<file path="flow/run.sh">
#!/bin/bash
# the make line also repeats each setting of config.mk as NAME=value (left out here)
make -C /OpenROAD-flow-scripts/flow DESIGN_CONFIG=/design/flow/config.mk WORK_HOME=/design/flow/orfs CLKGATE_MAP_FILE= finish
</file>
<file path="flow/config.mk">
export PLATFORM = sky130hd
export DESIGN_NAME = upsample_csc
export DESIGN_NICKNAME = upsample_csc
export VERILOG_FILES = /design/flow/design.v
export SDC_FILE = /design/flow/constraint.sdc
export NUM_CORES = 4
export LEC_CHECK = 0
export CAP_MARGIN = 0
export CORE_MARGIN = 2
export CORE_UTILIZATION = 72
export CTS_CLUSTER_DIAMETER = 320
export PLACE_DENSITY_LB_ADDON = 0.0
export SETUP_SLACK_MARGIN = 1.54
export SLEW_MARGIN = 40
export TNS_END_PERCENT = 10
</file>
<file path="flow/constraint.sdc">
create_clock -name core_clock -period 10.8 [get_ports {clk}]
set_input_delay 2.1600 -clock core_clock [delete_from_list [all_inputs] [get_ports {clk}]]
set_output_delay 2.1600 -clock core_clock [all_outputs]
set_load 0.01 [all_outputs]
</file>
<file path="flow/design.v">
typedef enum logic [2:0] {
	S_IDLE,
	S_ENABLE_UART_RX,
	S_WAIT_UART_RX,
	S_M1,
	S_M2,
	S_M3
}top_state_type;
typedef enum logic [5:0] {
	S_M1_IDLE,
	S_M1_Lead_in_0,
	S_M1_Lead_in_1,
	S_M1_Lead_in_2,
	S_M1_Lead_in_3,
	S_M1_Lead_in_4,
	S_M1_Lead_in_5,
	S_M1_Lead_in_6,
	S_M1_Lead_in_7,
	S_M1_Lead_in_8,
	S_M1_Loop_0,
	S_M1_Loop_1,
	S_M1_Loop_2,
	S_M1_Loop_3,
	S_M1_Loop_4,
	S_M1_Loop_5,
	S_M1_Loop_6,
	S_M1_Loop_7,
	S_M1_Loop_8,
	S_M1_Loop_9,
	S_M1_Loop_10,
	S_M1_Loop_11,
	S_M1_Loop_12,
	S_M1_Loop_13,
	S_M1_Loop_14,
	S_M1_Loop_15,
	S_M1_Lead_out_0,
	S_M1_Lead_out_1,
	S_M1_Lead_out_2,
	S_M1_Lead_out_3,
	S_M1_Lead_out_4,
	S_M1_Lead_out_5,
	S_M1_Lead_out_6,
	S_M1_Lead_out_7,
	S_M1_Lead_out_8,
	S_M1_Lead_out_9,
	S_M1_Lead_out_10,
	S_M1_Lead_out_11,
	S_M1_Lead_out_12,
	S_M1_Lead_out_13,
	S_M1_Lead_out_14,
	S_M1_Lead_out_15,
	S_M1_Lead_out_16,
	S_M1_Lead_out_17,
	S_M1_Lead_out_18,
	S_M1_Lead_out_19,
	S_M1_Lead_out_20,
	S_M1_Lead_out_21,
	S_M1_Lead_out_22,
	S_M1_Lead_out_23,
	S_M1_Lead_out_24,
	S_M1_Lead_out_25,
	S_M1_Lead_out_26,
	S_M1_Lead_out_27,
	S_M1_Lead_out_28,
	S_M1_Lead_out_29,
	S_M1_1,
	S_M1_DONE
}M1_state_type;
typedef enum logic [2:0] {
	S_M2_IDLE,
	S_M2_1,
	S_M2_DONE
}M2_state_type;
typedef enum logic [2:0] {
	S_M3_IDLE,
	S_M3_1,
	S_M3_DONE
}M3_state_type;
typedef enum logic [1:0] {
	S_RXC_IDLE,
	S_RXC_SYNC,
	S_RXC_ASSEMBLE_DATA,
	S_RXC_STOP_BIT
} RX_Controller_state_type;
typedef enum logic [2:0] {
	S_US_IDLE,
	S_US_STRIP_FILE_HEADER_1,
	S_US_STRIP_FILE_HEADER_2,
	S_US_START_FIRST_BYTE_RECEIVE,
	S_US_WRITE_FIRST_BYTE,
	S_US_START_SECOND_BYTE_RECEIVE,
	S_US_WRITE_SECOND_BYTE
} UART_SRAM_state_type;
typedef enum logic [3:0] {
	S_VS_WAIT_NEW_PIXEL_ROW,
	S_VS_NEW_PIXEL_ROW_DELAY_1,
	S_VS_NEW_PIXEL_ROW_DELAY_2,
	S_VS_NEW_PIXEL_ROW_DELAY_3,
	S_VS_NEW_PIXEL_ROW_DELAY_4,
	S_VS_NEW_PIXEL_ROW_DELAY_5,
	S_VS_FETCH_PIXEL_DATA_0,
	S_VS_FETCH_PIXEL_DATA_1,
	S_VS_FETCH_PIXEL_DATA_2,
	S_VS_FETCH_PIXEL_DATA_3
} VGA_SRAM_state_type;
`timescale 1ns/100ps
`default_nettype none
module M1 (
    input logic CLOCK_50_I,                    
    input logic resetn,                        
    input logic M1_start,
    output logic M1_done,
    input logic [15:0] M1_SRAM_read_data,
    output logic [15:0] M1_SRAM_write_data,
    output logic [17:0] M1_SRAM_address,
    output logic M1_SRAM_we_n,
    output logic [31:0] M1_mult_1_in1,
    output logic [31:0] M1_mult_1_in2,
    output logic [31:0] M1_mult_2_in1,
    output logic [31:0] M1_mult_2_in2,
    output logic [31:0] M1_mult_3_in1,
    output logic [31:0] M1_mult_3_in2,
    input logic [63:0] M1_mult_res_1,
    input logic [63:0] M1_mult_res_2,
    input logic [63:0] M1_mult_res_3
);
M1_state_type top_state;
parameter Y_base_address = 18'd0,
            U_base_address = 18'd38400,
             V_base_address = 18'd57600,
             RGB_base_address = 18'd146944,
        R_rem = 32'd14608704,
        G_rem = 32'd8879296,
        B_rem = 32'd18148672,
        Y_coe = 18'd76284,
        R_U_coe = 18'd0,
        R_V_coe = 18'd104595,
        G_U_coe = 18'd25624,
        G_V_coe = 18'd53281,
        B_U_coe = 18'd132251,
        B_V_coe = 18'd0,
        UV_5_coe = 18'd21,
        UV_3_coe = 18'd52,
        UV_1_coe = 18'd159,
        UV_rem = 18'd128;
logic [31:0] mult_op_1, mult_op_2, mult_op_3, mult_op_4, mult_op_5, mult_op_6;
logic [63:0] mult_res_1, mult_res_2, mult_res_3;
assign M1_mult_1_in1 = mult_op_1;
assign M1_mult_1_in2 = mult_op_2;
assign M1_mult_2_in1 = mult_op_3;
assign M1_mult_2_in2 = mult_op_4;
assign M1_mult_3_in1 = mult_op_5;
assign M1_mult_3_in2 = mult_op_6;
assign mult_res_1 = M1_mult_res_1;
assign mult_res_2 = M1_mult_res_2;
assign mult_res_3 = M1_mult_res_3;
logic [17:0] Y_counter;
logic [17:0] U_V_counter;
logic [17:0] RGB_counter;
logic [7:0] line_counter;
logic [15:0] Y_data;  
logic [7:0] U_prime_data;  
logic [7:0] U_buffer;  
logic [7:0] U_jplus5_data;
logic [7:0] U_jplus3_data;
logic [7:0] U_jplus1_data;
logic [7:0] U_jminus1_data;
logic [7:0] U_jminus3_data;
logic [7:0] U_jminus5_data;
logic [7:0] V_prime_data;  
logic [7:0] V_buffer;  
logic [7:0] V_jplus5_data;
logic [7:0] V_jplus3_data;
logic [7:0] V_jplus1_data;
logic [7:0] V_jminus1_data;
logic [7:0] V_jminus3_data;
logic [7:0] V_jminus5_data;
logic [63:0] R_data;  
logic [63:0] G_data;  
logic [63:0] B_data;  
logic start_buf;
always @(posedge CLOCK_50_I or negedge resetn) begin
    if (~resetn) begin
        top_state <= S_M1_IDLE;
        start_buf <= 1'b0;
        M1_done <= 1'b0;
        mult_op_1 <= 32'd0;
        mult_op_2 <= 32'd0;
        mult_op_3 <= 32'd0;
        mult_op_4 <= 32'd0;
        mult_op_5 <= 32'd0;
        mult_op_6 <= 32'd0;
        Y_counter <= 18'd0;
        U_V_counter <= 18'd0;
        RGB_counter <= 18'd0;
        Y_data <= 16'd0;
        U_prime_data <= 8'd0;
        U_buffer <= 8'd0;
        U_jplus5_data <= 8'd0;
        U_jplus3_data <= 8'd0;
        U_jplus1_data <= 8'd0;
        U_jminus1_data <= 8'd0;
        U_jminus3_data <= 8'd0;
        U_jminus5_data <= 8'd0;
        V_prime_data <= 8'd0;
        V_buffer <= 8'd0;
        V_jplus5_data <= 8'd0;
        V_jplus3_data <= 8'd0;
        V_jplus1_data <= 8'd0;
        V_jminus1_data <= 8'd0;
        V_jminus3_data <= 8'd0;
        V_jminus5_data <= 8'd0;
        R_data <= 8'd0;
        G_data <= 8'd0;
        B_data <= 8'd0;
        M1_SRAM_address <= 18'd0;
        M1_SRAM_write_data <= 16'd0;
        M1_SRAM_we_n <= 1'b1;
    end else begin
			start_buf <= M1_start;
        case (top_state)
        S_M1_IDLE: begin
            if(M1_start && ~start_buf) begin
              M1_SRAM_address <= Y_base_address + Y_counter;
                top_state <= S_M1_Lead_in_0;
            end
        end
        S_M1_Lead_in_0: begin
            M1_SRAM_address <= U_base_address + U_V_counter;
            M1_SRAM_we_n <= 1'b1;
            top_state <= S_M1_Lead_in_1;
        end
        S_M1_Lead_in_1: begin
            M1_SRAM_address <= V_base_address + U_V_counter;
            U_V_counter <= U_V_counter + 18'd1;
            top_state <= S_M1_Lead_in_2;
        end
        S_M1_Lead_in_2: begin
            M1_SRAM_address <= U_base_address + U_V_counter;
            Y_data <= M1_SRAM_read_data;  
            top_state <= S_M1_Lead_in_3;
        end
        S_M1_Lead_in_3: begin
            M1_SRAM_address <= V_base_address + U_V_counter;
            U_prime_data <= M1_SRAM_read_data[15:8];  
            U_jplus1_data <= M1_SRAM_read_data[7:0];  
            U_jminus1_data <= M1_SRAM_read_data[15:8];  
            U_jminus3_data <= M1_SRAM_read_data[15:8];  
            U_jminus5_data <= M1_SRAM_read_data[15:8];  
            top_state <= S_M1_Lead_in_4;
        end
        S_M1_Lead_in_4: begin
            V_prime_data <= M1_SRAM_read_data[15:8];  
            V_jplus1_data <= M1_SRAM_read_data[7:0];  
            V_jminus1_data <= M1_SRAM_read_data[15:8];  
            V_jminus3_data <= M1_SRAM_read_data[15:8];  
            V_jminus5_data <= M1_SRAM_read_data[15:8];  
            mult_op_1 <= Y_coe;
            mult_op_2 <= Y_data[15:8];
            mult_op_3 <= R_U_coe;
            mult_op_4 <= U_prime_data;
            mult_op_5 <= R_V_coe;
            mult_op_6 <= M1_SRAM_read_data[15:8];
            top_state <= S_M1_Lead_in_5;
        end
        S_M1_Lead_in_5: begin
            U_jplus5_data <= M1_SRAM_read_data[7:0];  
            U_jplus3_data <= M1_SRAM_read_data[15:8];  
            R_data <= (mult_res_1 + mult_res_3 - R_rem);
            mult_op_3 <= G_U_coe;
            mult_op_5 <= G_V_coe;
            top_state <= S_M1_Lead_in_6;
        end
        S_M1_Lead_in_6: begin
            V_jplus5_data <= M1_SRAM_read_data[7:0];  
            V_jplus3_data <= M1_SRAM_read_data[15:8];  
            G_data <= (mult_res_1 - mult_res_2 - mult_res_3 + G_rem);
            mult_op_3 <= B_U_coe;
            mult_op_5 <= B_V_coe;
        if (RGB_counter != 18'd0) RGB_counter <= RGB_counter + 18'd1;
            top_state <= S_M1_Lead_in_7;
        end
        S_M1_Lead_in_7: begin
            M1_SRAM_address <= RGB_base_address + RGB_counter;
            M1_SRAM_we_n <= 1'b0;
            M1_SRAM_write_data[15:8] <= (R_data[31] == 1'b1)?8'b0:((|R_data[30:24])?8'd255:R_data[23:16]);
            M1_SRAM_write_data[7:0] <= (G_data[31] == 1'b1)?8'b0:((|G_data[30:24])?8'd255:G_data[23:16]);;
            B_data <= (mult_res_1 + mult_res_2 - B_rem);
            mult_op_1 <= UV_5_coe;
            mult_op_2 <= U_jplus5_data + U_jminus5_data;
            mult_op_3 <= UV_3_coe;
            mult_op_4 <= U_jplus3_data + U_jminus3_data;
            mult_op_5 <= UV_1_coe;
            mult_op_6 <= U_jplus1_data + U_jminus1_data;
            Y_counter <= Y_counter + 18'd1;
            top_state <= S_M1_Lead_in_8;
        end
        S_M1_Lead_in_8: begin
            M1_SRAM_address <= Y_base_address + Y_counter;
            M1_SRAM_we_n <= 1'b1;
            U_prime_data <= (mult_res_1 - mult_res_2 + mult_res_3 + UV_rem) >> 8;
            mult_op_1 <= UV_5_coe;
            mult_op_2 <= V_jplus5_data + V_jminus5_data;
            mult_op_3 <= UV_3_coe;
            mult_op_4 <= V_jplus3_data + V_jminus3_data;
            mult_op_5 <= UV_1_coe;
            mult_op_6 <= V_jplus1_data + V_jminus1_data;
            U_V_counter <= U_V_counter + 18'd1;
            top_state <= S_M1_Loop_0;
        end
        S_M1_Loop_0: begin
            M1_SRAM_address <= U_base_address + U_V_counter;
            V_prime_data <= (mult_res_1 - mult_res_2 + mult_res_3 + UV_rem) >> 8;
            mult_op_1 <= Y_coe;
            mult_op_2 <= Y_data[7:0];
            mult_op_3 <= R_U_coe;
            mult_op_4 <= U_prime_data;
            mult_op_5 <= R_V_coe;
            mult_op_6 <= (mult_res_1 - mult_res_2 + mult_res_3 + UV_rem) >> 8;
            top_state <= S_M1_Loop_1;
        end
        S_M1_Loop_1: begin
            M1_SRAM_address <= V_base_address + U_V_counter;
            R_data <= (mult_res_1 + mult_res_3 - R_rem);
            mult_op_3 <= G_U_coe;
            mult_op_5 <= G_V_coe;
            RGB_counter <= RGB_counter + 18'd1;
            top_state <= S_M1_Loop_2;
        end
        S_M1_Loop_2: begin
            M1_SRAM_address <= RGB_base_address + RGB_counter;
            Y_data <= M1_SRAM_read_data;  
            M1_SRAM_we_n <= 1'b0;
            M1_SRAM_write_data[15:8] <= (B_data[31] == 1'b1)?8'b0:((|B_data[30:24])?8'd255:B_data[23:16]);;
            M1_SRAM_write_data[7:0] <= (R_data[31] == 1'b1)?8'b0:((|R_data[30:24])?8'd255:R_data[23:16]);;
            U_prime_data <= U_jplus1_data;
            G_data <= (mult_res_1 - mult_res_2 - mult_res_3 + G_rem);
            mult_op_3 <= B_U_coe;
            mult_op_5 <= B_V_coe;
            top_state <= S_M1_Loop_3;
        end
        S_M1_Loop_3: begin
            M1_SRAM_we_n <= 1'b1;
            U_buffer <= M1_SRAM_read_data[7:0];  
            U_jplus5_data <= M1_SRAM_read_data[15:8];  
            U_jplus3_data <= U_jplus5_data;  
            U_jplus1_data <= U_jplus3_data;  
            U_jminus1_data <= U_jplus1_data;  
            U_jminus3_data <= U_jminus1_data;
            U_jminus5_data <= U_jminus3_data;
            V_prime_data <= V_jplus1_data;
            B_data <= (mult_res_1 + mult_res_2 - B_rem);
            mult_op_1 <= Y_coe;
            mult_op_2 <= Y_data[15:8];
            mult_op_3 <= R_U_coe;
            mult_op_4 <= U_prime_data;
            mult_op_5 <= R_V_coe;
            mult_op_6 <= V_jplus1_data;
            RGB_counter <= RGB_counter + 18'd1;
            top_state <= S_M1_Loop_4;
        end
        S_M1_Loop_4: begin
            M1_SRAM_address <= RGB_base_address + RGB_counter;
            M1_SRAM_we_n <= 1'b0;
            M1_SRAM_write_data[15:8] <= (G_data[31] == 1'b1)?8'b0:((|G_data[30:24])?8'd255:G_data[23:16]);;
            M1_SRAM_write_data[7:0] <= (B_data[31] == 1'b1)?8'b0:((|B_data[30:24])?8'd255:B_data[23:16]);;
            V_buffer <= M1_SRAM_read_data[7:0];  
            V_jplus5_data <= M1_SRAM_read_data[15:8];  
            V_jplus3_data <= V_jplus5_data;  
            V_jplus1_data <= V_jplus3_data;  
            V_jminus1_data <= V_jplus1_data;  
            V_jminus3_data <= V_jminus1_data;
            V_jminus5_data <= V_jminus3_data;
            R_data <= (mult_res_1 + mult_res_3 - R_rem);
            mult_op_3 <= G_U_coe;
            mult_op_5 <= G_V_coe;
            top_state <= S_M1_Loop_5;
        end
        S_M1_Loop_5: begin
            M1_SRAM_we_n <= 1'b1;
            G_data <= (mult_res_1 - mult_res_2 - mult_res_3 + G_rem);
            mult_op_3 <= B_U_coe;
            mult_op_5 <= B_V_coe;
            RGB_counter <= RGB_counter + 18'd1;
            top_state <= S_M1_Loop_6;
        end
        S_M1_Loop_6: begin
            M1_SRAM_address <= RGB_base_address + RGB_counter;
            M1_SRAM_we_n <= 1'b0;
            M1_SRAM_write_data[15:8] <= (R_data[31] == 1'b1)?8'b0:((|R_data[30:24])?8'd255:R_data[23:16]);;
            M1_SRAM_write_data[7:0] <= (G_data[31] == 1'b1)?8'b0:((|G_data[30:24])?8'd255:G_data[23:16]);;
            B_data <= (mult_res_1 + mult_res_2 - B_rem);
            mult_op_1 <= UV_5_coe;
            mult_op_2 <= U_jplus5_data + U_jminus5_data;
            mult_op_3 <= UV_3_coe;
            mult_op_4 <= U_jplus3_data + U_jminus3_data;
            mult_op_5 <= UV_1_coe;
            mult_op_6 <= U_jplus1_data + U_jminus1_data;
            Y_counter <= Y_counter + 18'd1;
            top_state <= S_M1_Loop_7;
        end
        S_M1_Loop_7: begin
            M1_SRAM_address <= Y_base_address + Y_counter;
            M1_SRAM_we_n <= 1'b1;
            U_prime_data <= (mult_res_1 - mult_res_2 + mult_res_3 + UV_rem) >> 8;
            mult_op_2 <= V_jplus5_data + V_jminus5_data;
            mult_op_4 <= V_jplus3_data + V_jminus3_data;
            mult_op_6 <= V_jplus1_data + V_jminus1_data;
            top_state <= S_M1_Loop_8;
        end
        S_M1_Loop_8: begin
            V_prime_data <= (mult_res_1 - mult_res_2 + mult_res_3 + UV_rem) >> 8;
            mult_op_1 <= Y_coe;
            mult_op_2 <= Y_data[7:0];
            mult_op_3 <= R_U_coe;
            mult_op_4 <= U_prime_data;
            mult_op_5 <= R_V_coe;
            mult_op_6 <= (mult_res_1 - mult_res_2 + mult_res_3 + UV_rem) >> 8;
            top_state <= S_M1_Loop_9;
        end
        S_M1_Loop_9: begin
            R_data <= (mult_res_1 + mult_res_3 - R_rem);
            mult_op_3 <= G_U_coe;
            mult_op_5 <= G_V_coe;
            RGB_counter <= RGB_counter + 18'd1;
            top_state <= S_M1_Loop_10;
        end
        S_M1_Loop_10: begin
            M1_SRAM_address <= RGB_base_address + RGB_counter;
            Y_data <= M1_SRAM_read_data;  
            M1_SRAM_we_n <= 1'b0;
            M1_SRAM_write_data[15:8] <= (B_data[31] == 1'b1)?8'b0:((|B_data[30:24])?8'd255:B_data[23:16]);;
            M1_SRAM_write_data[7:0] <= (R_data[31] == 1'b1)?8'b0:((|R_data[30:24])?8'd255:R_data[23:16]);;
            U_prime_data <= U_jplus1_data;
            G_data <= (mult_res_1 - mult_res_2 - mult_res_3 + G_rem);
            mult_op_3 <= B_U_coe;
            mult_op_5 <= B_V_coe;
            top_state <= S_M1_Loop_11;
        end
        S_M1_Loop_11: begin
            M1_SRAM_we_n <= 1'b1;
            U_jplus5_data <= U_buffer;
            U_jplus3_data <= U_jplus5_data;  
            U_jplus1_data <= U_jplus3_data;  
            U_jminus1_data <= U_jplus1_data;  
            U_jminus3_data <= U_jminus1_data;
            U_jminus5_data <= U_jminus3_data;
            V_prime_data <= V_jplus1_data;
            B_data <= (mult_res_1 + mult_res_2 - B_rem);
            mult_op_1 <= Y_coe;
            mult_op_2 <= Y_data[15:8];
            mult_op_3 <= R_U_coe;
            mult_op_4 <= U_prime_data;
            mult_op_5 <= R_V_coe;
            mult_op_6 <= V_jplus1_data;
            RGB_counter <= RGB_counter + 18'd1;
            top_state <= S_M1_Loop_12;
        end
        S_M1_Loop_12: begin
            M1_SRAM_address <= RGB_base_address + RGB_counter;
            M1_SRAM_we_n <= 1'b0;
            M1_SRAM_write_data[15:8] <= (G_data[31] == 1'b1)?8'b0:((|G_data[30:24])?8'd255:G_data[23:16]);;
            M1_SRAM_write_data[7:0] <= (B_data[31] == 1'b1)?8'b0:((|B_data[30:24])?8'd255:B_data[23:16]);;
            V_jplus5_data <= V_buffer;
            V_jplus3_data <= V_jplus5_data;
            V_jplus1_data <= V_jplus3_data;
            V_jminus1_data <= V_jplus1_data;
            V_jminus3_data <= V_jminus1_data;
            V_jminus5_data <= V_jminus3_data;
            R_data <= (mult_res_1 + mult_res_3 - R_rem);
            mult_op_3 <= G_U_coe;
            mult_op_5 <= G_V_coe;
            top_state <= S_M1_Loop_13;
        end
        S_M1_Loop_13: begin
            M1_SRAM_we_n <= 1'b1;
            G_data <= (mult_res_1 - mult_res_2 - mult_res_3 + G_rem);
            mult_op_3 <= B_U_coe;
            mult_op_5 <= B_V_coe;
            RGB_counter <= RGB_counter + 18'd1;
            top_state <= S_M1_Loop_14;
        end
        S_M1_Loop_14: begin
            M1_SRAM_address <= RGB_base_address + RGB_counter;
            M1_SRAM_we_n <= 1'b0;
            M1_SRAM_write_data[15:8] <= (R_data[31] == 1'b1)?8'b0:((|R_data[30:24])?8'd255:R_data[23:16]);;
            M1_SRAM_write_data[7:0] <= (G_data[31] == 1'b1)?8'b0:((|G_data[30:24])?8'd255:G_data[23:16]);;
            B_data <= (mult_res_1 + mult_res_2 - B_rem);
            mult_op_1 <= UV_5_coe;
            mult_op_2 <= U_jplus5_data + U_jminus5_data;
            mult_op_3 <= UV_3_coe;
            mult_op_4 <= U_jplus3_data + U_jminus3_data;
            mult_op_5 <= UV_1_coe;
            mult_op_6 <= U_jplus1_data + U_jminus1_data;
            Y_counter <= Y_counter + 18'd1;
            top_state <= S_M1_Loop_15;
        end
        S_M1_Loop_15: begin
            M1_SRAM_address <= Y_base_address + Y_counter;
            M1_SRAM_we_n <= 1'b1;
            U_prime_data <= (mult_res_1 - mult_res_2 + mult_res_3 + UV_rem) >> 8;
            mult_op_2 <= V_jplus5_data + V_jminus5_data;
            mult_op_4 <= V_jplus3_data + V_jminus3_data;
            mult_op_6 <= V_jplus1_data + V_jminus1_data;
            if (U_V_counter % 18'd80 == 18'd79) begin
                top_state <= S_M1_Lead_out_0;
            end else begin
                U_V_counter <= U_V_counter + 18'd1;
                top_state <= S_M1_Loop_0;
        end
        end
        S_M1_Lead_out_0: begin
                        V_prime_data <= (mult_res_1 - mult_res_2 + mult_res_3 + UV_rem) >> 8;
                        mult_op_1 <= Y_coe;
                        mult_op_2 <= Y_data[7:0];
                        mult_op_3 <= R_U_coe;
                        mult_op_4 <= U_prime_data;
                        mult_op_5 <= R_V_coe;
                        mult_op_6 <= ((mult_res_1 - mult_res_2 + mult_res_3 + UV_rem) >> 8);
            top_state <= S_M1_Lead_out_1;
        end
        S_M1_Lead_out_1: begin
                        R_data <= (mult_res_1 + mult_res_3 - R_rem);
                        mult_op_3 <= G_U_coe;
                        mult_op_5 <= G_V_coe;
                        RGB_counter <= RGB_counter + 18'd1;
            top_state <= S_M1_Lead_out_2;
        end
        S_M1_Lead_out_2: begin
                        M1_SRAM_address <= RGB_base_address + RGB_counter;
                        Y_data <= M1_SRAM_read_data;
                        M1_SRAM_we_n <= 1'b0;
                        M1_SRAM_write_data[15:8] <= (B_data[31] == 1'b1)?8'b0:((|B_data[30:24])?8'd255:B_data[23:16]);;
                        M1_SRAM_write_data[7:0] <= (R_data[31] == 1'b1)?8'b0:((|R_data[30:24])?8'd255:R_data[23:16]);;
                        U_prime_data <= U_jplus1_data;
                        G_data <= (mult_res_1 - mult_res_2 - mult_res_3 + G_rem);
                        mult_op_3 <= B_U_coe;
                        mult_op_5 <= B_V_coe;
            top_state <= S_M1_Lead_out_3;
        end
        S_M1_Lead_out_3: begin
                        M1_SRAM_we_n <= 1'b1;
                        U_jplus3_data <= U_jplus5_data;
                        U_jplus1_data <= U_jplus3_data;
                        U_jminus1_data <= U_jplus1_data;
                        U_jminus3_data <= U_jminus1_data;
                        U_jminus5_data <= U_jminus3_data;
                        V_prime_data <= V_jplus1_data;
                        B_data <= (mult_res_1 + mult_res_2 - B_rem);
                        mult_op_1 <= Y_coe;
                        mult_op_2 <= Y_data[15:8];
                        mult_op_3 <= R_U_coe;
                        mult_op_4 <= U_prime_data;
                        mult_op_5 <= R_V_coe;
                        mult_op_6 <= V_jplus1_data;
                        RGB_counter <= RGB_counter + 18'd1;
            top_state <= S_M1_Lead_out_4;
        end
        S_M1_Lead_out_4: begin
                        M1_SRAM_address <= RGB_base_address + RGB_counter;
                        M1_SRAM_we_n <= 1'b0;
                        M1_SRAM_write_data[15:8] <= (G_data[31] == 1'b1)?8'b0:((|G_data[30:24])?8'd255:G_data[23:16]);;
                        M1_SRAM_write_data[7:0] <= (B_data[31] == 1'b1)?8'b0:((|B_data[30:24])?8'd255:B_data[23:16]);;
                        V_jplus3_data <= V_jplus5_data;
                        V_jplus1_data <= V_jplus3_data;
                        V_jminus1_data <= V_jplus1_data;
                        V_jminus3_data <= V_jminus1_data;
                        V_jminus5_data <= V_jminus3_data;
                        R_data <= (mult_res_1 + mult_res_3 - R_rem);
                        mult_op_3 <= G_U_coe;
                        mult_op_5 <= G_V_coe;
            top_state <= S_M1_Lead_out_5;
        end
        S_M1_Lead_out_5: begin
                        M1_SRAM_we_n <= 1'b1;
                        G_data <= (mult_res_1 - mult_res_2 - mult_res_3 + G_rem);
                        mult_op_3 <= B_U_coe;
                        mult_op_5 <= B_V_coe;
                        RGB_counter <= RGB_counter + 18'd1;
            top_state <= S_M1_Lead_out_6;
        end
        S_M1_Lead_out_6: begin
                        M1_SRAM_address <= RGB_base_address + RGB_counter;
                        M1_SRAM_we_n <= 1'b0;
                        M1_SRAM_write_data[15:8] <= (R_data[31] == 1'b1)?8'b0:((|R_data[30:24])?8'd255:R_data[23:16]);;
                        M1_SRAM_write_data[7:0] <= (G_data[31] == 1'b1)?8'b0:((|G_data[30:24])?8'd255:G_data[23:16]);;
                        B_data <= (mult_res_1 + mult_res_2 - B_rem);
                        mult_op_1 <= UV_5_coe;
                        mult_op_2 <= U_jplus5_data + U_jminus5_data;
                        mult_op_3 <= UV_3_coe;
                        mult_op_4 <= U_jplus3_data + U_jminus3_data;
                        mult_op_5 <= UV_1_coe;
                        mult_op_6 <= U_jplus1_data + U_jminus1_data;
                        Y_counter <= Y_counter + 18'd1;
            top_state <= S_M1_Lead_out_7;
        end
        S_M1_Lead_out_7: begin
                        M1_SRAM_address <= Y_base_address + Y_counter;
                        M1_SRAM_we_n <= 1'b1;
                        U_prime_data <= (mult_res_1 - mult_res_2 + mult_res_3 + UV_rem) >> 8;
                        mult_op_2 <= V_jplus5_data + V_jminus5_data;
                        mult_op_4 <= V_jplus3_data + V_jminus3_data;
                        mult_op_6 <= V_jplus1_data + V_jminus1_data;
            top_state <= S_M1_Lead_out_8;
        end
        S_M1_Lead_out_8: begin
                        V_prime_data <= (mult_res_1 - mult_res_2 + mult_res_3 + UV_rem) >> 8;
                        mult_op_1 <= Y_coe;
                        mult_op_2 <= Y_data[7:0];
                        mult_op_3 <= R_U_coe;
                        mult_op_4 <= U_prime_data;
                        mult_op_5 <= R_V_coe;
                        mult_op_6 <= ((mult_res_1 - mult_res_2 + mult_res_3 + UV_rem) >> 8);
            top_state <= S_M1_Lead_out_9;
        end
        S_M1_Lead_out_9: begin
                        R_data <= (mult_res_1 + mult_res_3 - R_rem);
                        mult_op_3 <= G_U_coe;
                        mult_op_5 <= G_V_coe;
                        RGB_counter <= RGB_counter + 18'd1;
            top_state <= S_M1_Lead_out_10;
        end
        S_M1_Lead_out_10: begin
                        M1_SRAM_address <= RGB_base_address + RGB_counter;
                        Y_data <= M1_SRAM_read_data;
                        M1_SRAM_we_n <= 1'b0;
                        M1_SRAM_write_data[15:8] <= (B_data[31] == 1'b1)?8'b0:((|B_data[30:24])?8'd255:B_data[23:16]);;
                        M1_SRAM_write_data[7:0] <= (R_data[31] == 1'b1)?8'b0:((|R_data[30:24])?8'd255:R_data[23:16]);;
                        U_prime_data <= U_jplus1_data;
                        G_data <= (mult_res_1 - mult_res_2 - mult_res_3 + G_rem);
                        mult_op_3 <= B_U_coe;
                        mult_op_5 <= B_V_coe;
            top_state <= S_M1_Lead_out_11;
        end
        S_M1_Lead_out_11: begin
                        M1_SRAM_we_n <= 1'b1;
                        U_jplus1_data <= U_jplus3_data;
                        U_jminus1_data <= U_jplus1_data;
                        U_jminus3_data <= U_jminus1_data;
                        U_jminus5_data <= U_jminus3_data;
                        V_prime_data <= V_jplus1_data;
                        B_data <= (mult_res_1 + mult_res_2 - B_rem);
                        mult_op_1 <= Y_coe;
                        mult_op_2 <= Y_data[15:8];
                        mult_op_3 <= R_U_coe;
                        mult_op_4 <= U_prime_data;
                        mult_op_5 <= R_V_coe;
                        mult_op_6 <= V_jplus1_data;
                        RGB_counter <= RGB_counter + 18'd1;
            top_state <= S_M1_Lead_out_12;
        end
        S_M1_Lead_out_12: begin
                        M1_SRAM_address <= RGB_base_address + RGB_counter;
                        M1_SRAM_we_n <= 1'b0;
                        M1_SRAM_write_data[15:8] <= (G_data[31] == 1'b1)?8'b0:((|G_data[30:24])?8'd255:G_data[23:16]);;
                        M1_SRAM_write_data[7:0] <= (B_data[31] == 1'b1)?8'b0:((|B_data[30:24])?8'd255:B_data[23:16]);;
                        V_jplus1_data <= V_jplus3_data;
                        V_jminus1_data <= V_jplus1_data;
                        V_jminus3_data <= V_jminus1_data;
                        V_jminus5_data <= V_jminus3_data;
                        R_data <= (mult_res_1 + mult_res_3 - R_rem);
                        mult_op_3 <= G_U_coe;
                        mult_op_5 <= G_V_coe;
            top_state <= S_M1_Lead_out_13;
        end
        S_M1_Lead_out_13: begin
                        M1_SRAM_we_n <= 1'b1;
                        G_data <= (mult_res_1 - mult_res_2 - mult_res_3 + G_rem);
                        mult_op_3 <= B_U_coe;
                        mult_op_5 <= B_V_coe;
                        RGB_counter <= RGB_counter + 18'd1;
            top_state <= S_M1_Lead_out_14;
        end
        S_M1_Lead_out_14: begin
                        M1_SRAM_address <= RGB_base_address + RGB_counter;
                        M1_SRAM_we_n <= 1'b0;
                        M1_SRAM_write_data[15:8] <= (R_data[31] == 1'b1)?8'b0:((|R_data[30:24])?8'd255:R_data[23:16]);;
                        M1_SRAM_write_data[7:0] <= (G_data[31] == 1'b1)?8'b0:((|G_data[30:24])?8'd255:G_data[23:16]);;
                        B_data <= (mult_res_1 + mult_res_2 - B_rem);
                        mult_op_1 <= UV_5_coe;
                        mult_op_2 <= U_jplus5_data + U_jminus5_data;
                        mult_op_3 <= UV_3_coe;
                        mult_op_4 <= U_jplus3_data + U_jminus3_data;
                        mult_op_5 <= UV_1_coe;
                        mult_op_6 <= U_jplus1_data + U_jminus1_data;
                        Y_counter <= Y_counter + 18'd1;
            top_state <= S_M1_Lead_out_15;
        end
        S_M1_Lead_out_15: begin
                        M1_SRAM_address <= Y_base_address + Y_counter;
                        M1_SRAM_we_n <= 1'b1;
                        U_prime_data <= (mult_res_1 - mult_res_2 + mult_res_3 + UV_rem) >> 8;
                        mult_op_2 <= V_jplus5_data + V_jminus5_data;
                        mult_op_4 <= V_jplus3_data + V_jminus3_data;
                        mult_op_6 <= V_jplus1_data + V_jminus1_data;
            top_state <= S_M1_Lead_out_16;
        end
        S_M1_Lead_out_16: begin
                        V_prime_data <= (mult_res_1 - mult_res_2 + mult_res_3 + UV_rem) >> 8;
                        mult_op_1 <= Y_coe;
                        mult_op_2 <= Y_data[7:0];
                        mult_op_3 <= R_U_coe;
                        mult_op_4 <= U_prime_data;
                        mult_op_5 <= R_V_coe;
                        mult_op_6 <= ((mult_res_1 - mult_res_2 + mult_res_3 + UV_rem) >> 8);
            top_state <= S_M1_Lead_out_17;
        end
        S_M1_Lead_out_17: begin
                        R_data <= (mult_res_1 + mult_res_3 - R_rem);
                        mult_op_3 <= G_U_coe;
                        mult_op_5 <= G_V_coe;
                        RGB_counter <= RGB_counter + 18'd1;
            top_state <= S_M1_Lead_out_18;
        end
        S_M1_Lead_out_18: begin
                        M1_SRAM_address <= RGB_base_address + RGB_counter;
                        Y_data <= M1_SRAM_read_data;
                        M1_SRAM_we_n <= 1'b0;
                        M1_SRAM_write_data[15:8] <= (B_data[31] == 1'b1)?8'b0:((|B_data[30:24])?8'd255:B_data[23:16]);;
                        M1_SRAM_write_data[7:0] <= (R_data[31] == 1'b1)?8'b0:((|R_data[30:24])?8'd255:R_data[23:16]);;
                        U_prime_data <= U_jplus1_data;
                        G_data <= (mult_res_1 - mult_res_2 - mult_res_3 + G_rem);
                        mult_op_3 <= B_U_coe;
                        mult_op_5 <= B_V_coe;
            top_state <= S_M1_Lead_out_19;
        end
        S_M1_Lead_out_19: begin
                        M1_SRAM_we_n <= 1'b1;
                        U_jminus1_data <= U_jplus1_data;
                        U_jminus3_data <= U_jminus1_data;
                        U_jminus5_data <= U_jminus3_data;
                        V_prime_data <= V_jplus1_data;
                        B_data <= (mult_res_1 + mult_res_2 - B_rem);
                        mult_op_1 <= Y_coe;
                        mult_op_2 <= Y_data[15:8];
                        mult_op_3 <= R_U_coe;
                        mult_op_4 <= U_prime_data;
                        mult_op_5 <= R_V_coe;
                        mult_op_6 <= V_jplus1_data;
                        RGB_counter <= RGB_counter + 18'd1;
            top_state <= S_M1_Lead_out_20;
        end
        S_M1_Lead_out_20: begin
                        M1_SRAM_address <= RGB_base_address + RGB_counter;
                        M1_SRAM_we_n <= 1'b0;
                        M1_SRAM_write_data[15:8] <= (G_data[31] == 1'b1)?8'b0:((|G_data[30:24])?8'd255:G_data[23:16]);;
                        M1_SRAM_write_data[7:0] <= (B_data[31] == 1'b1)?8'b0:((|B_data[30:24])?8'd255:B_data[23:16]);;
                        V_jminus1_data <= V_jplus1_data;
                        V_jminus3_data <= V_jminus1_data;
                        V_jminus5_data <= V_jminus3_data;
                        R_data <= (mult_res_1 + mult_res_3 - R_rem);
                        mult_op_3 <= G_U_coe;
                        mult_op_5 <= G_V_coe;
            top_state <= S_M1_Lead_out_21;
        end
        S_M1_Lead_out_21: begin
                        M1_SRAM_we_n <= 1'b1;
                        G_data <= (mult_res_1 - mult_res_2 - mult_res_3 + G_rem);
                        mult_op_3 <= B_U_coe;
                        mult_op_5 <= B_V_coe;
                        RGB_counter <= RGB_counter + 18'd1;
            top_state <= S_M1_Lead_out_22;
        end
        S_M1_Lead_out_22: begin
                        M1_SRAM_address <= RGB_base_address + RGB_counter;
                        M1_SRAM_we_n <= 1'b0;
                        M1_SRAM_write_data[15:8] <= (R_data[31] == 1'b1)?8'b0:((|R_data[30:24])?8'd255:R_data[23:16]);;
                        M1_SRAM_write_data[7:0] <= (G_data[31] == 1'b1)?8'b0:((|G_data[30:24])?8'd255:G_data[23:16]);;
                        B_data <= (mult_res_1 + mult_res_2 - B_rem);
                        mult_op_1 <= UV_5_coe;
                        mult_op_2 <= U_jplus5_data + U_jminus5_data;
                        mult_op_3 <= UV_3_coe;
                        mult_op_4 <= U_jplus3_data + U_jminus3_data;
                        mult_op_5 <= UV_1_coe;
                        mult_op_6 <= U_jplus1_data + U_jminus1_data;
            top_state <= S_M1_Lead_out_23;
        end
        S_M1_Lead_out_23: begin
                        M1_SRAM_we_n <= 1'b1;
                        U_prime_data <= (mult_res_1 - mult_res_2 + mult_res_3 + UV_rem) >> 8;
                        mult_op_2 <= V_jplus5_data + V_jminus5_data;
                        mult_op_4 <= V_jplus3_data + V_jminus3_data;
                        mult_op_6 <= V_jplus1_data + V_jminus1_data;
            top_state <= S_M1_Lead_out_24;
        end
        S_M1_Lead_out_24: begin
                        V_prime_data <= (mult_res_1 - mult_res_2 + mult_res_3 + UV_rem) >> 8;
                        mult_op_1 <= Y_coe;
                        mult_op_2 <= Y_data[7:0];
                        mult_op_3 <= R_U_coe;
                        mult_op_4 <= U_prime_data;
                        mult_op_5 <= R_V_coe;
                        mult_op_6 <= ((mult_res_1 - mult_res_2 + mult_res_3 + UV_rem) >> 8);
            top_state <= S_M1_Lead_out_25;
        end
        S_M1_Lead_out_25: begin
                        R_data <= (mult_res_1 + mult_res_3 - R_rem);
                        mult_op_3 <= G_U_coe;
                        mult_op_5 <= G_V_coe;
                        RGB_counter <= RGB_counter + 18'd1;
            top_state <= S_M1_Lead_out_26;
        end
        S_M1_Lead_out_26: begin
                        M1_SRAM_address <= RGB_base_address + RGB_counter;
                        M1_SRAM_we_n <= 1'b0;
                        M1_SRAM_write_data[15:8] <= (B_data[31] == 1'b1)?8'b0:((|B_data[30:24])?8'd255:B_data[23:16]);;
                        M1_SRAM_write_data[7:0] <= (R_data[31] == 1'b1)?8'b0:((|R_data[30:24])?8'd255:R_data[23:16]);;
                        G_data <= (mult_res_1 - mult_res_2 - mult_res_3 + G_rem);
                        mult_op_3 <= B_U_coe;
                        mult_op_5 <= B_V_coe;
            top_state <= S_M1_Lead_out_27;
        end
        S_M1_Lead_out_27: begin
                        M1_SRAM_we_n <= 1'b1;
                        B_data <= (mult_res_1 + M1_mult_res_2 - B_rem);
                        RGB_counter <= RGB_counter + 18'd1;
            top_state <= S_M1_Lead_out_28;
        end
        S_M1_Lead_out_28: begin
                        M1_SRAM_address <= RGB_base_address + RGB_counter;
                        M1_SRAM_we_n <= 1'b0;
                        M1_SRAM_write_data[15:8] <= (G_data[31] == 1'b1)?8'b0:((|G_data[30:24])?8'd255:G_data[23:16]);;
                        M1_SRAM_write_data[7:0] <= (B_data[31] == 1'b1)?8'b0:((|B_data[30:24])?8'd255:B_data[23:16]);;
            Y_counter <= Y_counter + 18'd1;
            top_state <= S_M1_Lead_out_29;
        end
        S_M1_Lead_out_29: begin
            M1_SRAM_we_n <= 1'b1;
            M1_SRAM_address <= Y_base_address + Y_counter;
            if (Y_counter >= 18'd38399) begin
                top_state <= S_M1_1;
            end else begin
                U_V_counter <= U_V_counter + 18'd1;
                top_state <= S_M1_Lead_in_0;
            end
        end
        S_M1_1: begin
            top_state <= S_M1_DONE;
        end
        S_M1_DONE: begin
            M1_done <= 1'b1;
        end
        default: top_state <= S_M1_IDLE;
        endcase
    end
end
endmodule
`timescale 1ns/100ps
`default_nettype none
module upsample_csc (
    input  logic        clk,
    input  logic        resetn,
    input  logic        start,
    output logic        done,
    input  logic [15:0] sram_read_data,
    output logic [15:0] sram_write_data,
    output logic [17:0] sram_address,
    output logic        sram_we_n
);
logic [31:0] mult_1_in1, mult_1_in2;
logic [31:0] mult_2_in1, mult_2_in2;
logic [31:0] mult_3_in1, mult_3_in2;
logic [63:0] mult_1_res, mult_2_res, mult_3_res;
assign mult_1_res = mult_1_in1 * mult_1_in2;
assign mult_2_res = mult_2_in1 * mult_2_in2;
assign mult_3_res = mult_3_in1 * mult_3_in2;
M1 M1_unit (
    .CLOCK_50_I(clk),
    .resetn(resetn),
    .M1_start(start),
    .M1_done(done),
    .M1_SRAM_read_data(sram_read_data),
    .M1_SRAM_write_data(sram_write_data),
    .M1_SRAM_address(sram_address),
    .M1_SRAM_we_n(sram_we_n),
    .M1_mult_1_in1(mult_1_in1),
    .M1_mult_1_in2(mult_1_in2),
    .M1_mult_2_in1(mult_2_in1),
    .M1_mult_2_in2(mult_2_in2),
    .M1_mult_3_in1(mult_3_in1),
    .M1_mult_3_in2(mult_3_in2),
    .M1_mult_res_1(mult_1_res),
    .M1_mult_res_2(mult_2_res),
    .M1_mult_res_3(mult_3_res)
);
endmodule
</file>
==> impl_metrics.yaml, run 1 <==
# physical design summary
route:
  drt_iter0_drc: 3114
  drt_first_pass_iters: 7
  routedWlPerCell_um: 21.86
  drc: 0
  wl_um: 137100
  ant_nets: 0
  vias: 39354
  routed_via_density: 6.277
sta:
  finalMaxSlewViolations: 0
  setup_viol: 0
  period_minus_slack_ns: 10.28
  tightest_slew_ns: 0.8521
  skew_ns: 0.02128
  relSlewSlack: 0.4289
  timing.fmax_mhz: 97.31
  finalClockPeriodUsage: 0.9515
  fin_setup_tns_ns: 0
  hold_violations: 0
  rsz0062_at_grt: "yes"
worst_setup_path:
  worst_path_max_delay_cell: "fa_1"
  cp-end-kind: "register"
  cp.depth: 50
  cp_max_fo: 6
  required_ns: 11.26
  r2r_setup_slack_ns: 0.52
  arrival_ns: 10.74
  r2r_cells: 50
  startpoint: "M1_unit.mult_op_3[5]"
  cp_num_buf_inv: 6
  critPathLaunchType: "register"
  worstReg2RegEnd: "M1_unit.mult_op_6[31]"
  critPathMaxStageDelay_ns: 0.53
  crit-reg2reg-launch: "M1_unit.mult_op_3[5]"
  cpLargestDelayFamily: "adder cells"
  worstSetupPathType: "reg2reg"
  endpoint: "M1_unit.mult_op_6[31]"
synthesis:
  area_leaders: "ha_1 (23%), dfrtp_1 (18%), fa_1 (16%)"
  synthArstFlopShare: 1.000
  synth.avg_cell_area_um2: 8.939
  synthCells: 5294
  netlist.area_leader.share: 0.2329
  compound_area_frac: 0.1471
  yosys_warnings: 1
  ys_chip_area_um2: 47320
  netlist_area_um2: 47320
  top_area_cell: "ha_1"
  xor_share: 0.05296
  synth_top_cell_by_count: "inv_1"
  simple_gate_share: 0.1268
  ys_ff: 343
  edf_count: 0
  synth_seq_share: 0.1814
  ys_cells: 5294
  ff_type: "dfrtp_1"
  fp_nets: 6567
  common_cells: "inv_1 (937), ha_1 (881), nand2_1 (394)"
  ys_sh_adder: 0.3910
  topCombFamilyByArea: "adder cells"
  ys_types: 113
  synthMuxAreaShare: 0.01240
min_path:
  worstHoldEndpoint: "M1_unit.M1_SRAM_we_n"
  hp-class: "reg2reg"
  hold_path_depth: 2
  hp-start: "M1_unit.M1_SRAM_we_n"
floorplanning:
  die_y_um: 260.4
  rows: 93
  io_pins: 55
  fp.dieW_um: 260.4
  chipArea_um2: 67800
  core-area_um2: 64700
  fp_util: 0.7315
flow_run:
  log.warning_count: 110
  maxCapViolCount: 0
finish:
  synthToLayoutAreaGrowth_pct: 10.58
  num-nets-final: 6656
  stdcell_count: 6270
  nFillCells: 4197
global_routing:
  grt_usage: 0.4012
  grt_pass1_wl_um: 213000
  grt_max_degree: 159
  grt_pass1_vias: 39723
  antenna_found_initial: 3
  grt-ovfl-total: 0
clocking:
  cts_root_buf: "clkbuf_16"
  clk_path_buf_depth: 3
  cts_buffers: 39
  cts_sinks: 343
  path_clk_slew_ns: 0.06
  postCtsHoldBufs: 0
  clk-insertion-delay-late_ns: 0.61
  htreeDepth: 2
  cts_tree: "yes"
place:
  place_inst: 6110
  portBuffers: 54
  place.gp.congestion: 0.9665
  dp_hpwl_um: 105700
status:
  outcome: "timing/DRC/antenna clean"
-- through the flow --
stage	cell area, um^2	util	setup WS (ns)	hold slack [ns]
floorplan	47600	-	1.163	0.4414
global placement	49050	0.7582	0.2462	0.4507
detailed placement	49130	0.7594	0.06744	0.4511
CTS	51450	0.7953	0.7177	0.4700
global route	52330	0.8088	0.2143	0.4968
finish	52330	0.8089	0.5235	0.4707
-- metal layers --
metal,up-vias,global-route usage,share of wire
met3,474,0.08091,0.085
li1,17992,-,-
met2,1733,0.6557,0.46
met5,-,0,0.000095
met1,19153,0.5000,0.39
met4,2,0.2210,0.066
-- cell type report --
class	count	area [um^2]	share of cell area
clock inverters	15	291.5	0.005571
inverters	939	3545	0.06773
repair buffers	210	1800	0.03441
clock buffers	56	1140	0.02178
flip-flops and latches	343	8596	0.1643
diodes	2	5.005	0.00009564
well taps	855	1070	0.02044
multi-input cells	3850	35880	0.6857
-- repair_timing --
action                                  CTS  global route
endpoints found under the setup margin   26            37
resized                                 103           102
pin swaps                                79           105
setup buffers                            52            33
==> run 2, diff against run 1 <==
- CAP_MARGIN: 0 -> 20
- CTS_CLUSTER_DIAMETER: 320 -> not set
- PLACE_DENSITY: not set -> 0.64
- PLACE_DENSITY_LB_ADDON: 0.0 -> not set
- SETUP_SLACK_MARGIN: 1.54 -> -0.72
- SLEW_MARGIN: 40 -> 20
- TNS_END_PERCENT: 10 -> not set
- clock period: 10.8 -> 8.64 ns (I/O delays scaled with it)
==> impl_metrics.yaml, run 2 <==
# physical design summary
status:
  outcome: "finished with violations"
  violations: "capacitance limit, slew limit, setup timing"
synthesis:
  synthArstFlopShare: 1.000
  ys_types: 113
  netlist.area_leader.share: 0.2329
  edf_count: 0
  common_cells: "inv_1 (937), ha_1 (881), nand2_1 (394)"
  fp_nets: 6567
  synth_seq_share: 0.1814
  ys_sh_adder: 0.3910
  synthCells: 5294
  xor_share: 0.05296
  compound_area_frac: 0.1471
  synth.avg_cell_area_um2: 8.939
  simple_gate_share: 0.1268
  ys_ff: 343
  topCombFamilyByArea: "adder cells"
  top_area_cell: "ha_1"
  synth_top_cell_by_count: "inv_1"
  area_leaders: "ha_1 (23%), dfrtp_1 (18%), fa_1 (16%)"
  yosys_warnings: 1
  ff_type: "dfrtp_1"
  synthMuxAreaShare: 0.01240
  ys_chip_area_um2: 47320
  ys_cells: 5294
  netlist_area_um2: 47320
worst_setup_path:
  crit_path_frequent_cell: "fa_1"
  worst_path_max_delay_cell: "fa_1"
  required_ns: 9.09
  arrival_ns: 11.96
  r2r_setup_slack_ns: -2.87
  critPathLaunchType: "register"
  r2r_cells: 34
  endpoint: "M1_unit.mult_op_6[31]"
  cpLargestDelayFamily: "adder cells"
  crit-reg2reg-launch: "M1_unit.mult_op_6[13]"
  critPathMaxStageDelay_ns: 0.89
  startpoint: "M1_unit.mult_op_6[13]"
  worstSetupPathType: "reg2reg"
  cp_max_fo: 6
  cp.depth: 34
  cp-end-kind: "register"
  cp_num_buf_inv: 4
  worstReg2RegEnd: "M1_unit.mult_op_6[31]"
sta:
  finalClockPeriodUsage: 1.332
  hold_violations: 0
  rsz0062_at_grt: "yes"
  finalMaxSlewViolations: 23
  skew_ns: 0.03278
  setup_viol: 62
  period_minus_slack_ns: 11.51
  relSlewSlack: -0.02905
  tightest_slew_ns: 1.540
  fin_setup_tns_ns: -92.32
  timing.fmax_mhz: 86.86
  timing.final.ws_setup_ns: -2.872
route:
  drt_first_pass_iters: 13
  drc: 0
  ant_nets: 0
  routedWlPerCell_um: 26.44
  vias: 46823
  routed_via_density: 6.815
  drt_iter0_drc: 6597
  wl_um: 181600
clocking:
  htreeDepth: 2
  cts_sinks: 343
  cts_buffers: 40
  cts_tree: "yes"
  clk_path_buf_depth: 3
  path_clk_slew_ns: 0.09
  postCtsHoldBufs: 0
  clk-insertion-delay-late_ns: 0.66
  cts_root_buf: "clkbuf_16"
place:
  dp_hpwl_um: 109900
  portBuffers: 54
  placed_cell_area_um2: 53640
  place.gp.congestion: 0.9803
flow_run:
  maxCapViolCount: 2
  log.warning_count: 115
global_routing:
  grt-ovfl-total: 0
  grt_usage: 0.4359
  antenna_found_initial: 14
  grt_pass1_wl_um: 232700
  grt_max_degree: 186
  grt_pass1_vias: 45014
min_path:
  hp-class: "reg2reg"
  worstHoldEndpoint: "M1_unit.M1_SRAM_we_n"
  hp-start: "M1_unit.M1_SRAM_we_n"
  hold_path_depth: 2
floorplanning:
  chipArea_um2: 67800
  core-area_um2: 64700
  rows: 93
  fp_util: 0.7315
  io_pins: 55
  fp.dieW_um: 260.4
  die_y_um: 260.4
finish:
  final_cell_area_um2: 57320
  num-nets-final: 7244
  synthToLayoutAreaGrowth_pct: 21.11
## run 2: what timing repair did
action | 4_1_cts | 5_1_grt
setup buffers | 33 | 45
pin swaps | 93 | 169
endpoints found under the setup margin | 28 | 32
cloned | 1 | 1
gates resized | 114 | 201
## run 2: final cells by class
type / instances / area, um^2
Antenna cell: 14 / 35.03
Clock buffer: 57 / 1135
Clock inverter: 16 / 276.5
Fill cell: 2868 / 7381
Inverter: 939 / 3532
Multi-Input combinational cell: 3850 / 36420
Sequential cell: 343 / 8592
Tap cell: 855 / 1070
Timing Repair Buffer: 797 / 6260
## run 2: layer usage
metal  GRT usage  wire length [um]  vias up
li1            -                 -    19171
met1      0.5108             59020    21972
met2      0.7320             77300     3967
met3     0.09256             25040     1681
met4      0.2713             19370       32
met5           0               900        -
## run 2: through the flow
| step | cells | hold WS, ns | setup WS (ns) | util |
|---|---|---|---|---|
| final | 6871 | 0.4759 | -2.872 | 0.8859 |
| after global routing | 6859 | 0.4796 | -3.139 | 0.8855 |
| after CTS | 6822 | 0.4777 | -1.477 | 0.8634 |
| after detailed placement | 6718 | 0.4591 | -2.019 | 0.8291 |
| after global placement | 6718 | 0.4496 | -1.579 | 0.8291 |
| after floorplan | 5294 | 0.4414 | -0.9966 | - |
==> run 3, diff against run 2 <==
- ABC_AREA: not set -> 1
- CAP_MARGIN: 20 -> 5
- CELL_PAD_IN_SITES_DETAIL_PLACEMENT: not set -> 0
- CELL_PAD_IN_SITES_GLOBAL_PLACEMENT: not set -> 2
- CORE_MARGIN: 2 -> 7
- CORE_UTILIZATION: 72 -> 34
- CTS_CLUSTER_DIAMETER: not set -> 305
- GPL_ROUTABILITY_DRIVEN: not set -> 0
- HOLD_SLACK_MARGIN: not set -> -0.05
- MAX_ROUTING_LAYER: not set -> met4
- MIN_ROUTING_LAYER: not set -> met1
- SLEW_MARGIN: 20 -> 30
- TNS_END_PERCENT: not set -> 85
- clock period: 8.64 -> 7.82 ns (I/O delays scaled with it)
==> impl_metrics.yaml, run 3 <==
# physical design summary
worst_setup_path:
  cp.depth: 51
  worst_path_max_delay_cell: "fa_1"
  crit-reg2reg-launch: "M1_unit.mult_op_1[13]"
  r2r_setup_slack_ns: -1.37
  endpoint: "M1_unit.mult_op_6[30]"
  worstSetupPathType: "reg2reg"
  arrival_ns: 9.71
  cpLargestDelayFamily: "adder cells"
  required_ns: 8.34
  cp_num_buf_inv: 11
  startpoint: "M1_unit.mult_op_1[13]"
  critPathLaunchType: "register"
  r2r_cells: 51
  cp-end-kind: "register"
  worstReg2RegEnd: "M1_unit.mult_op_6[30]"
  crit_path_frequent_cell: "inv_1"
  cp_max_fo: 5
  critPathMaxStageDelay_ns: 0.53
place:
  place_inst: 8631
  dp_hpwl_um: 132900
  preCtsSetupSlack_ns: -1.990
  portBuffers: 54
  placed_cell_area_um2: 56620
synthesis:
  ys_ff: 343
  ys_types: 68
  ys_cells: 6020
  synthArstFlopShare: 1.000
  synth_seq_share: 0.1801
  xor_share: 0.04241
  common_cells: "inv_1 (1400), nand2_1 (1036), ha_1 (881)"
  synthCells: 6020
  netlist.area_leader.share: 0.2312
  ys_chip_area_um2: 47680
  yosys_warnings: 1
  synth.avg_cell_area_um2: 7.920
  ys_sh_adder: 0.3878
  topCombFamilyByArea: "adder cells"
  simple_gate_share: 0.1627
  netlist_area_um2: 47680
  edf_count: 0
  compound_area_frac: 0.1019
  top_area_cell: "ha_1"
  synthMuxAreaShare: 0.0005249
  ff_type: "dfrtp_1"
  fp_nets: 7293
  area_leaders: "ha_1 (23%), dfrtp_1 (18%), fa_1 (16%)"
  synth_top_cell_by_count: "inv_1"
clocking:
  path_clk_slew_ns: 0.06
  cts_sinks: 343
  cts_tree: "yes"
  postCtsHoldBufs: 0
  cts_buffers: 47
  clk_path_buf_depth: 3
  htreeDepth: 2
  clk-insertion-delay-late_ns: 0.67
  cts_root_buf: "clkbuf_16"
global_routing:
  grt-ovfl-total: 0
  grt_pass1_wl_um: 252800
  grt_max_degree: 108
  antenna_found_initial: 1
  grt_pass1_vias: 43064
  grt_usage: 0.2167
floorplanning:
  fp.dieW_um: 388.5
  die_y_um: 388.5
  io_pins: 55
  chipArea_um2: 150900
  core-area_um2: 139400
  rows: 137
  fp_util: 0.3421
finish:
  final_cell_area_um2: 62130
  fin_util: 0.4458
  stdcell_count: 8824
  num-nets-final: 8188
  synthToLayoutAreaGrowth_pct: 30.31
flow_run:
  maxCapViolCount: 0
  log.warning_count: 111
min_path:
  hp-start: "M1_unit.M1_done"
  hp-class: "reg2reg"
  hold_path_depth: 2
  worstHoldEndpoint: "M1_unit.M1_done"
sta:
  tightest_slew_ns: 1.051
  timing.fmax_mhz: 108.8
  hold_violations: 0
  period_minus_slack_ns: 9.192
  finalClockPeriodUsage: 1.175
  finalMaxSlewViolations: 0
  skew_ns: 0.04867
  timing.final.ws_setup_ns: -1.372
  hold-worst-slack_ns: 0.4773
  fin_setup_tns_ns: -43.63
  relSlewSlack: 0.2969
  setup_viol: 60
  rsz0062_at_grt: "yes"
route:
  highest_layer: "met4"
  drt_iter0_drc: 1860
  vias: 41199
  wl_um: 160300
  ant_nets: 0
  diodes: 0
  routedWlPerCell_um: 18.17
  wl_met3_um: 3900
  drc: 0
  routed_via_density: 4.669
  wl_met1_um: 76050
  drt_first_pass_iters: 5
  wl_met2_um: 77150
status:
  violations: "setup timing"
  outcome: "finished with violations"
[run 3: cell type report]
| type | instances | area (um^2) |
|---|---|---|
| flip-flops and latches | 343 | 8598 |
| well taps | 1876 | 2347 |
| clock inverters | 18 | 236.5 |
| multi-input cells | 4127 | 36610 |
| repair buffers | 961 | 7556 |
| fillers | 14342 | 77230 |
| clock buffers | 64 | 1340 |
| inverters | 1435 | 5435 |
[run 3: repair_timing]
action,CTS,global route
endpoints found under the hold margin,0,0
gates resized,357,254
pin swaps,236,223
setup buffers,118,49
endpoints found under the setup margin,51,58
gates cloned,0,0
[run 3: routing by layer]
layer / global-route usage / up-vias
li1: - / 20774
met1: 0.2907 / 19798
met2: 0.3665 / 482
met3: 0.01613 / 145
met4: 0.03733 / 0
met5: - / -
==> run 4, diff against run 3 <==
- CELL_PAD_IN_SITES_GLOBAL_PLACEMENT: 2 -> 0
- CORE_MARGIN: 7 -> 2
- CORE_UTILIZATION: 34 -> 70
- CTS_CLUSTER_DIAMETER: 305 -> 358
- CTS_CLUSTER_SIZE: not set -> 35
- GPL_ROUTABILITY_DRIVEN: 0 -> not set
- HOLD_SLACK_MARGIN: -0.05 -> not set
- MAX_ROUTING_LAYER: met4 -> not set
- SETUP_SLACK_MARGIN: -0.72 -> 1.92
- SLEW_MARGIN: 30 -> 0
- TNS_END_PERCENT: 85 -> not set
- clock period: 7.82 -> 7.4 ns (I/O delays scaled with it)
==> impl_metrics.yaml, run 4 <==
# flow metrics
floorplanning:
  fp_util: 0.7086
  die_y_um: 265.0
  io_pins: 55
  chipArea_um2: 70210
  rows: 95
  fp.dieW_um: 265.0
  core-area_um2: 67280
place:
  placed_cell_area_um2: 55730
  dp_hpwl_um: 125900
  portBuffers: 54
  place.gp.congestion: 1.056
synthesis:
  edf_count: 0
  netlist_area_um2: 47680
  ys_cells: 6020
  compound_area_frac: 0.1019
  top_area_cell: "ha_1"
  simple_gate_share: 0.1627
  ff_type: "dfrtp_1"
  synthCells: 6020
  ys_chip_area_um2: 47680
  synth.avg_cell_area_um2: 7.920
  fp_nets: 7293
  common_cells: "inv_1 (1400), nand2_1 (1036), ha_1 (881)"
  area_leaders: "ha_1 (23%), dfrtp_1 (18%), fa_1 (16%)"
  ys_ff: 343
  yosys_warnings: 1
  netlist.area_leader.share: 0.2312
  xor_share: 0.04241
  synthMuxAreaShare: 0.0005249
  synthArstFlopShare: 1.000
  topCombFamilyByArea: "adder cells"
  synth_seq_share: 0.1801
  ys_types: 68
  ys_sh_adder: 0.3878
  synth_top_cell_by_count: "inv_1"
clocking:
  cts_root_buf: "clkbuf_16"
  cts_buffers: 13
  cts_sinks: 343
  postCtsHoldBufs: 0
  htreeDepth: 1
  clk_path_buf_depth: 3
status:
  lastStage: "5_1_grt"
  error: "[ERROR GRT-0116] Global routing finished with congestion. Check the congestion regions in the DRC Viewer."
  outcome: "stopped before the end"
global_routing:
  grt_usage: 0.7164
  grt-ovfl-total: 11
## run 4: repair_timing
| action | in CTS |
|---|---|
| endpoints found under the setup margin | 125 |
| gates cloned | 1 |
| pin swaps | 263 |
| resized | 353 |
| buffers inserted | 189 |
| hold endpoints to repair | 0 |
## run 4: per-stage QoR
step | setup WS (ns) | cells | setup TNS [ns] | utilization | hold WS [ns]
floorplan | -1.489 | 6020 | -35.81 | - | 0.4462
CTS | -1.925 | 7806 | -80.87 | 0.8803 | 0.4890
global placement | -2.006 | 7597 | -74.38 | 0.8284 | 0.4556
detailed placement | -2.337 | 7597 | -92.78 | 0.8284 | 0.4598
## run 4: per-layer routing
layer,track usage,GRT overflow
met1,0.7190,0
met2,0.8824,4
met3,0.5764,3
met4,0.6514,4
met5,0.4068,0
==> run 5, diff against run 4 <==
- ABC_AREA: 1 -> not set
- CAP_MARGIN: 5 -> 20
- CELL_PAD_IN_SITES_DETAIL_PLACEMENT: 0 -> not set
- CELL_PAD_IN_SITES_GLOBAL_PLACEMENT: 0 -> not set
- CORE_UTILIZATION: 70 -> 58
- CTS_CLUSTER_DIAMETER: 358 -> not set
- CTS_CLUSTER_SIZE: 35 -> not set
- HOLD_SLACK_MARGIN: not set -> -0.09
- MIN_ROUTING_LAYER: met1 -> not set
- PLACE_DENSITY: 0.64 -> 0.6
- SETUP_SLACK_MARGIN: 1.92 -> -0.58
- SLEW_MARGIN: 0 -> 20
- TNS_END_PERCENT: not set -> 5
- clock period: 7.4 -> 9.67 ns (I/O delays scaled with it)
==> impl_metrics.yaml, run 5 <==
# physical design summary
sta:
  period_minus_slack_ns: 10.27
  timing.fmax_mhz: 97.38
  skew_ns: 0.03682
  tightest_slew_ns: 1.142
  finalMaxSlewViolations: 0
  hold_violations: 0
  setup_viol: 13
  finalClockPeriodUsage: 1.062
  relSlewSlack: 0.2330
  rsz0062_at_grt: "yes"
  timing.final.ws_setup_ns: -0.5992
  hold-worst-slack_ns: 0.4634
synthesis:
  netlist_area_um2: 47320
  synthArstFlopShare: 1.000
  ys_chip_area_um2: 47320
  ys_ff: 343
  fp_nets: 6567
  compound_area_frac: 0.1471
  ys_cells: 5294
  common_cells: "inv_1 (937), ha_1 (881), nand2_1 (394)"
  netlist.area_leader.share: 0.2329
  ys_sh_adder: 0.3910
  ys_types: 113
  ff_type: "dfrtp_1"
  yosys_warnings: 1
  synth_seq_share: 0.1814
  simple_gate_share: 0.1268
  synthMuxAreaShare: 0.01240
  edf_count: 0
  synth.avg_cell_area_um2: 8.939
  synth_top_cell_by_count: "inv_1"
  synthCells: 5294
  area_leaders: "ha_1 (23%), dfrtp_1 (18%), fa_1 (16%)"
  top_area_cell: "ha_1"
  xor_share: 0.05296
  topCombFamilyByArea: "adder cells"
route:
  vias: 39074
  drc: 0
  diodes: 0
  drt_first_pass_iters: 9
  routed_via_density: 5.645
  ant_nets: 0
  routedWlPerCell_um: 19.70
  drt_iter0_drc: 2794
  wl_um: 136400
worst_setup_path:
  critPathLaunchType: "register"
  cp.depth: 47
  worstReg2RegEnd: "M1_unit.mult_op_6[31]"
  cp-end-kind: "register"
  crit-reg2reg-launch: "M1_unit.mult_op_1[13]"
  cp_max_fo: 5
  worstSetupPathType: "reg2reg"
  cp_num_buf_inv: 4
  r2r_cells: 47
  endpoint: "M1_unit.mult_op_6[31]"
  required_ns: 10.09
  arrival_ns: 10.69
  worst_path_max_delay_cell: "fa_1"
  cpLargestDelayFamily: "adder cells"
  r2r_setup_slack_ns: -0.60
  startpoint: "M1_unit.mult_op_1[13]"
  critPathMaxStageDelay_ns: 0.55
  crit_path_frequent_cell: "ha_1"
global_routing:
  grt-ovfl-total: 0
  grt_usage: 0.3300
  antenna_found_initial: 5
  grt_pass1_vias: 39375
  grt_pass1_wl_um: 216000
  grt_max_degree: 137
place:
  preCtsSetupSlack_ns: -1.175
  place_inst: 6819
  dp_hpwl_um: 112600
  portBuffers: 54
  place.gp.congestion: 0.9367
  placed_cell_area_um2: 52970
clocking:
  clk-insertion-delay-late_ns: 0.61
  clk_path_buf_depth: 3
  cts_buffers: 41
  postCtsHoldBufs: 0
  cts_tree: "yes"
  path_clk_slew_ns: 0.06
  cts_sinks: 343
  cts_root_buf: "clkbuf_16"
  htreeDepth: 2
min_path:
  hp-class: "reg2reg"
  hp-start: "M1_unit.M1_SRAM_we_n"
  hold_path_depth: 2
  worstHoldEndpoint: "M1_unit.M1_SRAM_we_n"
finish:
  synthToLayoutAreaGrowth_pct: 16.67
  nFillCells: 6722
  seqCellArea_um2: 8588
  final_cell_area_um2: 55210
  logic_area_um2: 35220
  fin_util: 0.6844
  stdcell_count: 6922
  num-nets-final: 7103
status:
  outcome: "finished with violations"
  violations: "setup timing"
floorplanning:
  fp.dieW_um: 289.6
  chipArea_um2: 83890
  core-area_um2: 80680
  io_pins: 55
  rows: 104
  fp_util: 0.5866
  die_y_um: 289.6
flow_run:
  maxCapViolCount: 0
  log.warning_count: 111
==> run 5: cell type report <==
| type | instances | share of cell area |
|---|---|---|
| multi-input cells | 3850 | 0.6379 |
| flip-flops and latches | 343 | 0.1555 |
| repair buffers | 655 | 0.09302 |
| inverters | 939 | 0.06384 |
| well taps | 1060 | 0.02402 |
| clock buffers | 56 | 0.02123 |
| clock inverters | 19 | 0.004442 |
==> run 5: per-layer routing <==
layer  track usage  up-vias  wire, um
met4       0.09013        6      4131
met2        0.5315     1085     61420
met3       0.05235      236      8462
met5             0        -        43
met1        0.4617    18872     62310
li1              -    18875         -
==> run 5: what timing repair did <==
action                     in CTS  in global routing
setup endpoints to repair       9                 15
gates resized                  90                 44
pin swaps                      69                 25
buffers inserted               26                  7
==> run 5: through the flow <==
stage,setup TNS [ns]
6_report,-3.733
5_1_grt,-14.47
4_1_cts,-2.808
3_5_place_dp,-10.44
3_3_place_gp,-8.398
2_1_floorplan,-2.047
